==> run K <==
// array_mult_top
module array_mult_top (
    input             clk,
    input      [15:0] a,
    input      [15:0] b,
    output reg [31:0] p
);
export LEC_CHECK = 0
export ABC_AREA = 0
export CAP_MARGIN = 20
export CORE_MARGIN = 2
export CORE_UTILIZATION = 72
export CTS_CLUSTER_DIAMETER = 115
export CTS_CLUSTER_SIZE = 50
export PLACE_DENSITY_LB_ADDON = 0.07
export SLEW_MARGIN = 20
create_clock -name core_clock -period 16.8 [get_ports {clk}]
run.sh (not shown) runs the stock make flow with config.mk's settings and CLKGATE_MAP_FILE=.
==> inputs of run P, as changes to run K <==
--- a/flow/config.mk
+++ b/flow/config.mk
@@ -7,3 +7,3 @@
 export LEC_CHECK = 0
-export ABC_AREA = 0
+export ABC_AREA = 1
 export CAP_MARGIN = 20
@@ -11,5 +11,6 @@
 export CORE_UTILIZATION = 72
-export CTS_CLUSTER_DIAMETER = 115
-export CTS_CLUSTER_SIZE = 50
-export PLACE_DENSITY_LB_ADDON = 0.07
+export CTS_CLUSTER_SIZE = 73
+export PLACE_DENSITY = 0.38
+export SETUP_SLACK_MARGIN = 2.58
 export SLEW_MARGIN = 20
+export TNS_END_PERCENT = 20
==> flow/constraint.sdc (replaced) <==
create_clock -name core_clock -period 10.9 [get_ports {clk}]
set_input_delay 2.1800 -clock core_clock [delete_from_list [all_inputs] [get_ports {clk}]]
set_output_delay 2.1800 -clock core_clock [all_outputs]
set_load 0.01 [all_outputs]
==> inputs of run F, as changes to run K <==
==> flow/config.mk (replaced) <==
export PLATFORM = sky130hd
export DESIGN_NAME = array_mult_top
export DESIGN_NICKNAME = array_mult_top
export VERILOG_FILES = /design/flow/design.v
export SDC_FILE = /design/flow/constraint.sdc
export NUM_CORES = 4
export LEC_CHECK = 0
export CAP_MARGIN = 20
export CORE_MARGIN = 2
export CORE_UTILIZATION = 55
export PLACE_DENSITY = 0.6
export SLEW_MARGIN = 20
==> flow/constraint.sdc (replaced) <==
create_clock -name core_clock -period 19.6 [get_ports {clk}]
set_input_delay 3.9200 -clock core_clock [delete_from_list [all_inputs] [get_ports {clk}]]
set_output_delay 3.9200 -clock core_clock [all_outputs]
set_load 0.01 [all_outputs]
==> inputs of run Y, as changes to run K <==
==> flow/config.mk (replaced) <==
export PLATFORM = sky130hd
export DESIGN_NAME = array_mult_top
export DESIGN_NICKNAME = array_mult_top
export VERILOG_FILES = /design/flow/design.v
export SDC_FILE = /design/flow/constraint.sdc
export NUM_CORES = 4
export LEC_CHECK = 0
export CAP_MARGIN = 20
export CORE_MARGIN = 2
export CORE_UTILIZATION = 59
export SETUP_SLACK_MARGIN = 2.76
export SLEW_MARGIN = 20
==> flow/constraint.sdc (replaced) <==
create_clock -name core_clock -period 13.6 [get_ports {clk}]
set_input_delay 2.7200 -clock core_clock [delete_from_list [all_inputs] [get_ports {clk}]]
set_output_delay 2.7200 -clock core_clock [all_outputs]
set_load 0.01 [all_outputs]
==> notes <==
The lowest clock skew belongs to run F, the highest to run Y.
Run P finished but failed the layout checks on setup timing. Run K finished with setup timing left. Run Y completed, yet does not pass: setup timing. Run F completed without violations.
Via count: run F < run Y < run K < run P.

* * *

==> branch pepper <==
array_mult_top again, from the RTL that the note above started with.
make LEC_CHECK=0 ABC_AREA=1 CAP_MARGIN=20 CORE_ASPECT_RATIO=0.5 CORE_MARGIN=2 CORE_UTILIZATION=53 CTS_CLUSTER_DIAMETER=74 CTS_CLUSTER_SIZE=100 GPL_TIMING_DRIVEN=1 PLACE_DENSITY=0.6 SLEW_MARGIN=20 TNS_END_PERCENT=20 finish   # period 20.0 ns
==> inputs of branch umber, as changes to branch pepper <==
--- a/flow/config.mk
+++ b/flow/config.mk
@@ -5,12 +5,11 @@
 export SDC_FILE = /design/flow/constraint.sdc
 export NUM_CORES = 4
 export LEC_CHECK = 0
-export ABC_AREA = 1
+export ABC_AREA = 0
 export CAP_MARGIN = 20
-export CORE_ASPECT_RATIO = 0.5
 export CORE_MARGIN = 2
-export CORE_UTILIZATION = 53
-export CTS_CLUSTER_DIAMETER = 74
+export CORE_UTILIZATION = 31
+export CTS_CLUSTER_DIAMETER = 322
 export CTS_CLUSTER_SIZE = 100
 export GPL_TIMING_DRIVEN = 1
 export PLACE_DENSITY = 0.6
==> inputs of branch ember, as changes to branch pepper <==
==> flow/config.mk (replaced) <==
export PLATFORM = sky130hd
export DESIGN_NAME = array_mult_top
export DESIGN_NICKNAME = array_mult_top
export VERILOG_FILES = /design/flow/design.v
export SDC_FILE = /design/flow/constraint.sdc
export NUM_CORES = 4
export LEC_CHECK = 0
export CAP_MARGIN = 20
export CORE_MARGIN = 2
export CORE_UTILIZATION = 68
export PLACE_DENSITY = 0.6
export SETUP_SLACK_MARGIN = 2.75
export SLEW_MARGIN = 20
export TNS_END_PERCENT = 5
==> qor summary <==
| item | branch pepper | branch umber | branch ember |
|---|---|---|---|
| Status | finished clean | finished clean | finished clean |
| Area growth from synthesis to layout | 8.99% | 16.9% | 14.8% |
| Standard cell core area | 0.0163 mm² | 0.0259 mm² | 0.0116 mm² |
| Filler Cells Inserted | 1431 | 2523 | 677 |
| Yosys chip area | 0.00881 mm² | 0.00815 mm² | 0.00815 mm² |
| Met3 capacity usage during global routing | 0.0412 | 0.0212 | 0.0478 |
| Sum of net half-perimeters after detailed placement | 11.5 mm | 10.6 mm | 10.6 mm |
| Worst-Skew Late Latency | 0.35 ns | 0.34 ns | 0.35 ns |
| CP max stage delay | 0.56 ns | 0.59 ns | 0.57 ns |
| Simple Share, Synth | 0.109 | 0.189 | 0.189 |
| Global-route usage over all layers | 0.172 | 0.0981 | 0.233 |
| Portion of synthesized cell area occupied by the leading cell type | 0.509 | 0.550 | 0.550 |

* * *

==> zinc <==
==> flow/design.v <==
`timescale 1ns/1ps
module array_mult_top (
    input             clk,
    input      [15:0] a,
    input      [15:0] b,
    output reg [31:0] p
);
    reg  [15:0] a_q, b_q;
    wire [31:0] prod;
    array_multiplier u_mult (
        .in_A(a_q),
        .in_B(b_q),
        .prod_out(prod)
    );
    always @(posedge clk) begin
        a_q <= a;
        b_q <= b;
        p   <= prod;
    end
endmodule

`timescale 1ns/1ps
module array_multiplier (
    input  [15:0] in_A,
    input  [15:0] in_B,
    output [31:0] prod_out
);
    wire [15:0] pp [15:0];   
    genvar i, j;
    generate
        for (i = 0; i < 16; i = i + 1) begin : GEN_PP_ROW
            for (j = 0; j < 16; j = j + 1) begin : GEN_PP_COL
                assign pp[i][j] = in_A[j] & in_B[i];
            end
        end
    endgenerate
    wire [31:0] row_sum [15:0];
    wire [31:0] row_carry [15:0];
    assign row_sum[0]   = {16'b0, pp[0]};
    assign row_carry[0] = 32'b0;
    genvar r;
    generate
        for (r = 1; r < 16; r = r + 1) begin : ADDER_ROWS
            wire [31:0] shifted_pp = { {16 - r{1'b0}}, pp[r], {r{1'b0}} };
            adder32 ADD_STAGE (
                .in_a(row_sum[r-1]),
                .in_b(shifted_pp),
                .cin(1'b0),
                .sum(row_sum[r]),
                .cout(row_carry[r])
            );
        end
    endgenerate
    assign prod_out = row_sum[15];
endmodule
module adder32 (
    input  [31:0] in_a,
    input  [31:0] in_b,
    input         cin,
    output [31:0] sum,
    output        cout
);
    wire [31:0] carry;
    genvar k;
    full_adder FA0 (.a(in_a[0]), .b(in_b[0]), .cin(cin), .sum(sum[0]), .cout(carry[0]));
    generate
        for (k = 1; k < 32; k = k + 1) begin : FA_CHAIN
            full_adder FAi (.a(in_a[k]), .b(in_b[k]), .cin(carry[k-1]), .sum(sum[k]), .cout(carry[k]));
        end
    endgenerate
    assign cout = carry[31];
endmodule
module full_adder (
    input  a,
    input  b,
    input  cin,
    output sum,
    output cout
);
    assign sum  = a ^ b ^ cin;
    assign cout = (a & b) | (b & cin) | (a & cin);
endmodule
==> flow/run.sh <==
#!/bin/bash
# the make line also repeats each setting of config.mk as NAME=value (left out here)
make -C /OpenROAD-flow-scripts/flow DESIGN_CONFIG=/design/flow/config.mk WORK_HOME=/design/flow/orfs CLKGATE_MAP_FILE= finish
==> flow/config.mk <==
export PLATFORM = sky130hd
export DESIGN_NAME = array_mult_top
export DESIGN_NICKNAME = array_mult_top
export VERILOG_FILES = /design/flow/design.v
export SDC_FILE = /design/flow/constraint.sdc
export NUM_CORES = 4
export LEC_CHECK = 0
export ABC_AREA = 0
export CAP_MARGIN = 20
export CELL_PAD_IN_SITES_GLOBAL_PLACEMENT = 1
export CORE_MARGIN = 2
export CORE_UTILIZATION = 71
export GPL_ROUTABILITY_DRIVEN = 1
export GPL_TIMING_DRIVEN = 1
export PLACE_DENSITY_LB_ADDON = 0.29
export SETUP_SLACK_MARGIN = 0.31
export SLEW_MARGIN = 0
export TNS_END_PERCENT = 65
==> flow/constraint.sdc <==
create_clock -name core_clock -period 16.0 [get_ports {clk}]
set_input_delay 3.2000 -clock core_clock [delete_from_list [all_inputs] [get_ports {clk}]]
set_output_delay 3.2000 -clock core_clock [all_outputs]
set_load 0.01 [all_outputs]
==> yarrow (differences from zinc) <==
- ABC_AREA: 0 -> default
- CELL_PAD_IN_SITES_GLOBAL_PLACEMENT: 1 -> default
- CORE_UTILIZATION: 71 -> 72
- GPL_ROUTABILITY_DRIVEN: 1 -> default
- GPL_TIMING_DRIVEN: 1 -> default
- PLACE_DENSITY_LB_ADDON: 0.29 -> 0.01
- SETUP_SLACK_MARGIN: 0.31 -> 4.62
- SLEW_MARGIN: 0 -> 20
- TNS_END_PERCENT: 65 -> 40
==> flow/constraint.sdc (replaced) <==
create_clock -name core_clock -period 16.1 [get_ports {clk}]
set_input_delay 3.2200 -clock core_clock [delete_from_list [all_inputs] [get_ports {clk}]]
set_output_delay 3.2200 -clock core_clock [all_outputs]
set_load 0.01 [all_outputs]
==> comparison <==
zinc ended with an error in global placement (3_3_place_gp) with FLW-0024. yarrow reached the layout checks and failed them: negative setup slack. In synthesized cell count, zinc and yarrow do not differ. Against zinc, the die size of yarrow is smaller by 1.3%. In area after synthesis, yarrow and zinc do not differ.
==> figures <==
quantity                                                                             yarrow                             zinc
Status                                                                      failed layout checks              did not finish
Last stage reached                                                                        -  global placement (3_3_place_gp)
Layout check failures                                                  negative setup slack                                -
Multiplexer share                                                                         0                                0
Core region area                                                                  10900 µm²                        11300 µm²
Simple-Gate Area Share                                                                0.189                            0.189
Area reported by Yosys stat                                                        8150 µm²                         8150 µm²
Area of the mapped netlist                                                         8150 µm²                         8150 µm²
Die Span X                                                                           110 µm                           111 µm
Fp_density                                                                            0.746                            0.720
Placement Rows                                                                           38                               39
Die height                                                                           110 µm                           111 µm
Dominant cell by count in the synthesized netlist                     sky130_fd_sc_hd__fa_1            sky130_fd_sc_hd__fa_1
Fraction of synthesized cell area taken by the top area cell type                     0.550                            0.550
Total of warnings raised by yosys                                                         2                                2
Dominant Register Cell                                             sky130_fd_sc_hd__dfxtp_1         sky130_fd_sc_hd__dfxtp_1
Compound-cell area share of the yosys netlist                                             0                                0
Area of the die                                                                   12200 µm²                        12400 µm²
Total cells reported by yosys after synthesis                                           680                              680
